## job 561
## datapath
module datapath(output [6:0] display, days, output [3:0] segment, output am, pm, dblink, Sound, Vcc_out, input Next, Up, SetTime, SetAlarm, Snooze, Stop, Mute, Clr, Clk_sys);
Settings: LEC_CHECK=0, CAP_MARGIN=0, CORE_MARGIN=2, CORE_UTILIZATION=72, CTS_CLUSTER_DIAMETER=39, CTS_CLUSTER_SIZE=40, HOLD_SLACK_MARGIN=0.29, MAX_ROUTING_LAYER=met4, PLACE_DENSITY=0.64, SETUP_SLACK_MARGIN=3.3, SLEW_MARGIN=20; clock period 11.4 ns.
run.sh (not shown) runs the stock make flow with config.mk's settings and CLKGATE_MAP_FILE=.
Looking at the reports, job 561 completed the entire flow and the layout it produced met the timing, design-rule and antenna checks.
Modified inputs, job 8963 compared to job 561
Settings: swapping 40 for 19 in CTS_CLUSTER_SIZE; clearing HOLD_SLACK_MARGIN, which used to be 0.29; clearing CTS_CLUSTER_DIAMETER, which used to be 39; clearing MAX_ROUTING_LAYER, which used to be met4; swapping 3.3 for 1.34 in SETUP_SLACK_MARGIN; swapping 0.64 for 0.36 in PLACE_DENSITY; swapping 11.4 for 4.68 in the clock period (ns, I/O delays scaled along).
- From job 561 to job 8963 the numbers moved as follows: final worst hold slack down 0.14 ns; post-placement cell count up 13; total track usage flat.
- In the tables for job 561 and job 8963, clock network power reads higher with job 8963.
- Every run (job 561 and job 8963) finished clean.
--- input diff job 8963..job 7212 ---
Settings: a change of SLEW_MARGIN from 20 to 10; a deleted PLACE_DENSITY that had been 0.36; an added CORE_ASPECT_RATIO of 0.9; an added CTS_CLUSTER_DIAMETER of 396; an added MAX_ROUTING_LAYER of met4; a change of SETUP_SLACK_MARGIN from 1.34 to 1.2; an added PLACE_DENSITY_LB_ADDON of 0.01.
--- outcome ---
Job 7212: PASS, flow complete, no timing, DRC or antenna violations
Job 8963 tops out at a lower clock frequency than job 7212.
When job 7212 is set beside job 8963, its number of stages on the worst setup path turns out to be 1 smaller.
Against job 8963 as the reference, job 7212 delivers a lower utilization.
Job 7212 vs job 8963, portion of total power attributed to the clock network went down by 7.5 points.
Worst setup slack in job 7212 is 0.096 ns above job 8963.
Setup changes, job 7212 to job 3752
Settings: a change of CAP_MARGIN from 0 to 40; a deleted CTS_CLUSTER_DIAMETER that had been 396; a deleted CORE_ASPECT_RATIO that had been 0.9; a change of SLEW_MARGIN from 10 to 20; a change of SETUP_SLACK_MARGIN from 1.2 to 0.51; a change of PLACE_DENSITY_LB_ADDON from 0.01 to 0.28; a deleted MAX_ROUTING_LAYER that had been met4.
Notes after the runs:
- Job 3752 has clock transition at the registers of the reported paths below what job 7212 had.
- Per the comparison of job 3752 with job 7212, final instance area shows an increase of 1.1%; total wire length after detailed routing saw an increase.
- Relative to job 7212, area overhead of the layout relative to synthesis has increased by 1.2 points in job 3752.
- Job 3752 against job 7212: mean cell area of the mapped netlist flat; sequential power went down; combinational cell fraction of total power fell 4.5 points; initial core utilization shows a reduction of 0.44 points.
- Part of the cycle the worst path needs sits higher in job 3752 than in job 7212.
- The utilization number comes out higher for job 3752 vs job 7212.
Inputs modified between job 3752 and job 3409:
Settings: CTS_CLUSTER_DIAMETER now 389, previously not set; PLACE_DENSITY_LB_ADDON now 0.0, was 0.28; CTS_CLUSTER_SIZE now 18, was 19; SETUP_SLACK_MARGIN now 1.2, was 0.51; SLEW_MARGIN now 10, was 20; CAP_MARGIN now 30, was 40.
==> comparison <==
Part of the cycle the worst path needs: job 3409 vs job 3752 down 1.5 points
Job 3409 against job 3752: synthesis-to-finish area growth shrank by 2.0 points; clock transition at the register clock pins on the worst setup and hold paths after CTS saw an increase; reported clock group power went down 34%.
Relative to job 3409, the following input files were edited for job 5061:
Settings: setting MAX_ROUTING_LAYER to met4 for the first time; changing SLEW_MARGIN from 10 to 20; changing PLACE_DENSITY_LB_ADDON from 0.0 to 0.01; changing CAP_MARGIN from 30 to 0; changing CTS_CLUSTER_DIAMETER from 389 to 192; setting CORE_ASPECT_RATIO to 0.9 for the first time; changing CTS_CLUSTER_SIZE from 18 to 19.
==> results <==
No run among job 5061 and job 3409 stopped early or left any final violation; all are clean.
Job 5061 ended up with a higher final layout net count than job 3409 did.
Job 5061 against job 3409: slew at the pin closest to its max-slew limit went up by 0.17 ns, post-route fraction of the period consumed by the critical path decreased 2.1 points, minimum setup slack after placement went down, met2 layer usage reported by global route moved down.
In the tables for job 5061 and job 3409, number of well taps reads lower with job 5061.
Worst hold slack is higher on job 5061
Job 5061 vs job 3409: final critical-path required period down in job 5061

---

run A:
datapath again, from the RTL that the note above started with.
make LEC_CHECK=0 CAP_MARGIN=10 CORE_MARGIN=10 CORE_UTILIZATION=71 HOLD_SLACK_MARGIN=-0.03 PLACE_DENSITY_LB_ADDON=0.02 SLEW_MARGIN=20 TNS_END_PERCENT=70 finish   # period 12.5 ns
Run A has completed all stages; timing, DRC and antenna checks passed.
## Diff of input files: run B against run A
==> flow/config.mk <==
export PLATFORM = sky130hd
export DESIGN_NAME = datapath
export DESIGN_NICKNAME = datapath
export VERILOG_FILES = /design/flow/design.v
export SDC_FILE = /design/flow/constraint.sdc
export NUM_CORES = 4
export LEC_CHECK = 0
export CAP_MARGIN = 20
export CORE_MARGIN = 2
export CORE_UTILIZATION = 40
export SLEW_MARGIN = 20
==> flow/constraint.sdc <==
create_clock -name core_clock -period 8.42 [get_ports {Clk_sys}]
set_input_delay 1.6840 -clock core_clock [delete_from_list [all_inputs] [get_ports {Clk_sys}]]
set_output_delay 1.6840 -clock core_clock [all_outputs]
set_load 0.01 [all_outputs]
Results
Of run B and run A, the lower switching power belongs to run A.
Reported for run B and run A, count of max-cap constraint violations turned out identical to the last digit.
Looking at placement-stage worst setup slack, run B sits 3.30 ns below run A.
Run B vs run A on total instance count after detailed placement: run B is the higher one.
Changes observed in run B relative to run A: final worst hold slack held steady; share of the core filled with cells shrank by 33 points; total detailed-routing wirelength grew by about 2.2%.
Run B gives more total power than run A did.
Edits applied to the flow inputs when going from run B to run C:
diff --git a/flow/config.mk b/flow/config.mk
--- a/flow/config.mk
+++ b/flow/config.mk
@@ -8,4 +8,4 @@
 export CAP_MARGIN = 20
 export CORE_MARGIN = 2
-export CORE_UTILIZATION = 40
+export CORE_UTILIZATION = 64
 export SLEW_MARGIN = 20
==> flow/constraint.sdc <==
create_clock -name core_clock -period 13.5 [get_ports {Clk_sys}]
set_input_delay 2.7000 -clock core_clock [delete_from_list [all_inputs] [get_ports {Clk_sys}]]
set_output_delay 2.7000 -clock core_clock [all_outputs]
set_load 0.01 [all_outputs]
==> comparison <==
Run C completed; timing, DRC and antenna clean. Per the final summary, run B finished and its layout is clean on timing, DRC and antenna. Synthesis area per yosys came out exactly the same in run C and run B. The standard cells in run C occupy less silicon area than those in run B do. Delta (run C minus run B): data arrival time of the critical path went up 0.19 ns; placed wire-length estimate after detailed placement went down 2.6%. Run C vs run B: wire length down in run C. For the wire length on met2, run C came in 4.9% lower than run B did. Max power density relative to cell area across run C and run B: run B. ~same number of distinct library cells after synthesis in run C and run B. Share of the cycle needed by the critical path after routing, run C and run B: smaller value in run C. Run C -> run B: worst-case clock buffer depth flat.

---

== v59 ==
Starting RTL as in the previous note.
Settings: LEC_CHECK=0, ABC_AREA=0, CAP_MARGIN=20, CELL_PAD_IN_SITES_DETAIL_PLACEMENT=1, CORE_MARGIN=10, CORE_UTILIZATION=34, CTS_CLUSTER_SIZE=83, GPL_ROUTABILITY_DRIVEN=1, GPL_TIMING_DRIVEN=0, HOLD_SLACK_MARGIN=-0.05, MAX_ROUTING_LAYER=met4, MIN_ROUTING_LAYER=met2, PLACE_DENSITY_LB_ADDON=0.23, SETUP_SLACK_MARGIN=2.02, SLEW_MARGIN=40, TNS_END_PERCENT=65; clock period 12.8 ns.
v59: flow completed, timing, DRC and antenna clean
What v47 does differently from v59 at the input level:
Settings: clearing MAX_ROUTING_LAYER, which used to be met4; clearing PLACE_DENSITY_LB_ADDON, which used to be 0.23; swapping 0 for 1 in ABC_AREA; clearing GPL_ROUTABILITY_DRIVEN, which used to be 1; clearing TNS_END_PERCENT, which used to be 65; clearing GPL_TIMING_DRIVEN, which used to be 0; clearing HOLD_SLACK_MARGIN, which used to be -0.05; swapping 34 for 71 in CORE_UTILIZATION; clearing MIN_ROUTING_LAYER, which used to be met2; swapping 2.02 for 2.17 in SETUP_SLACK_MARGIN; swapping 40 for 15 in SLEW_MARGIN; clearing CELL_PAD_IN_SITES_DETAIL_PLACEMENT, which used to be 1; swapping 83 for 13 in CTS_CLUSTER_SIZE; swapping 12.8 for 14.8 in the clock period (ns, I/O delays scaled along).
Findings:
- Per the comparison of v47 with v59, multi-input combinational area share went down; minimum setup slack in the final design grew by 2.70 ns; power dissipated in the clock network lost about 24%.
- In v47 relative to v59, sequential power had gone down by a little under 10%.
- v47 vs v59, worst-path cell with the longest stage delay: dfrtp_1 vs clkdlybuf4s50_1
Modified inputs, v54 compared to v47
Settings: CORE_UTILIZATION: 71 -> 57; CORE_ASPECT_RATIO: unset -> 1.39; GPL_ROUTABILITY_DRIVEN: unset -> 0.
Results
Comparing core utilization at floorplan for v54 and v47, the smaller number came from v54.
Re overall die area: v54 and v47 aren't equal, and the higher value belongs to v54.
Any difference in post-synthesis chip area from yosys between v54 and v47 is small enough to ignore.
v54 finished every stage and its layout cleared the timing, design-rule and antenna checks.
| relative contribution of sequential cells to total power | v47 vs v54 | ≈ equal |
Summary: with v47 as the reference, wire length on met3 in v54 moved down by more than a quarter.
Worst setup slack after layout: lower on v47
Of v54 and v47, v54 shows the lower clock share of power, with v47 above it.
The global-route wire length before repair in v54 sits 3.2% above the value recorded for v47.

---

Starting RTL as in the previous note.
==> flow/design.v (excerpt) <==
module datapath(output [6:0] display, days, output [3:0] segment, output am, pm, dblink, Sound, Vcc_out, input Next, Up, SetTime, SetAlarm, Snooze, Stop, Mute, Clr, Clk_sys);
make LEC_CHECK=0 CAP_MARGIN=35 CORE_ASPECT_RATIO=0.93 CORE_MARGIN=2 CORE_UTILIZATION=72 CTS_CLUSTER_DIAMETER=389 CTS_CLUSTER_SIZE=18 PLACE_DENSITY_LB_ADDON=0.0 SETUP_SLACK_MARGIN=1.2 SLEW_MARGIN=10 finish   # period 4.68 ns
Change:
Settings changed: ABC_AREA from default to 1, CAP_MARGIN 35 to 20, CORE_ASPECT_RATIO 0.93 to default, CTS_CLUSTER_DIAMETER 389 to default, CTS_CLUSTER_SIZE 18 to 10, PLACE_DENSITY from default to 0.39, PLACE_DENSITY_LB_ADDON 0.0 to default, SETUP_SLACK_MARGIN 1.2 to 1.38, SLEW_MARGIN 10 to 20.
Effect: The changed run finished with timing, DRC and antenna clean; die area increases by 2.2%; clock power goes up by 34%; wire length rises by 17%; combinational power is higher by 32%; worst hold slack is better by 0.039 ns; design area increases by 4.0%.
Change:
Settings changed: CTS_CLUSTER_SIZE 10 to default, PLACE_DENSITY 0.39 to default, SETUP_SLACK_MARGIN 1.38 to default.
Result: Non-clock buffer count came out lower by 19. Total power came out higher by about 0.37%. Wire length came out lower by 2.3%. Worst setup slack is worse by 0.57 ns. Via count came out lower by 1.3%. Cell count came out lower by about 0.44%. Core utilization came out lower by 1.5 points.
Change:
Settings changed: ABC_AREA 1 to default, CAP_MARGIN 20 to 40, CTS_CLUSTER_DIAMETER from default to 192, CTS_CLUSTER_SIZE from default to 19, PLACE_DENSITY_LB_ADDON from default to 0.01, SETUP_SLACK_MARGIN from default to 1.2.
The changed run went through all stages and came out clean.
Total power shrinks by 14%.
Routed wire length is lower by 11%.
Design area is lower by about 1.4%.
Worst setup slack improved by 0.034 ns.
Power is estimated from default activity; no workload was simulated.
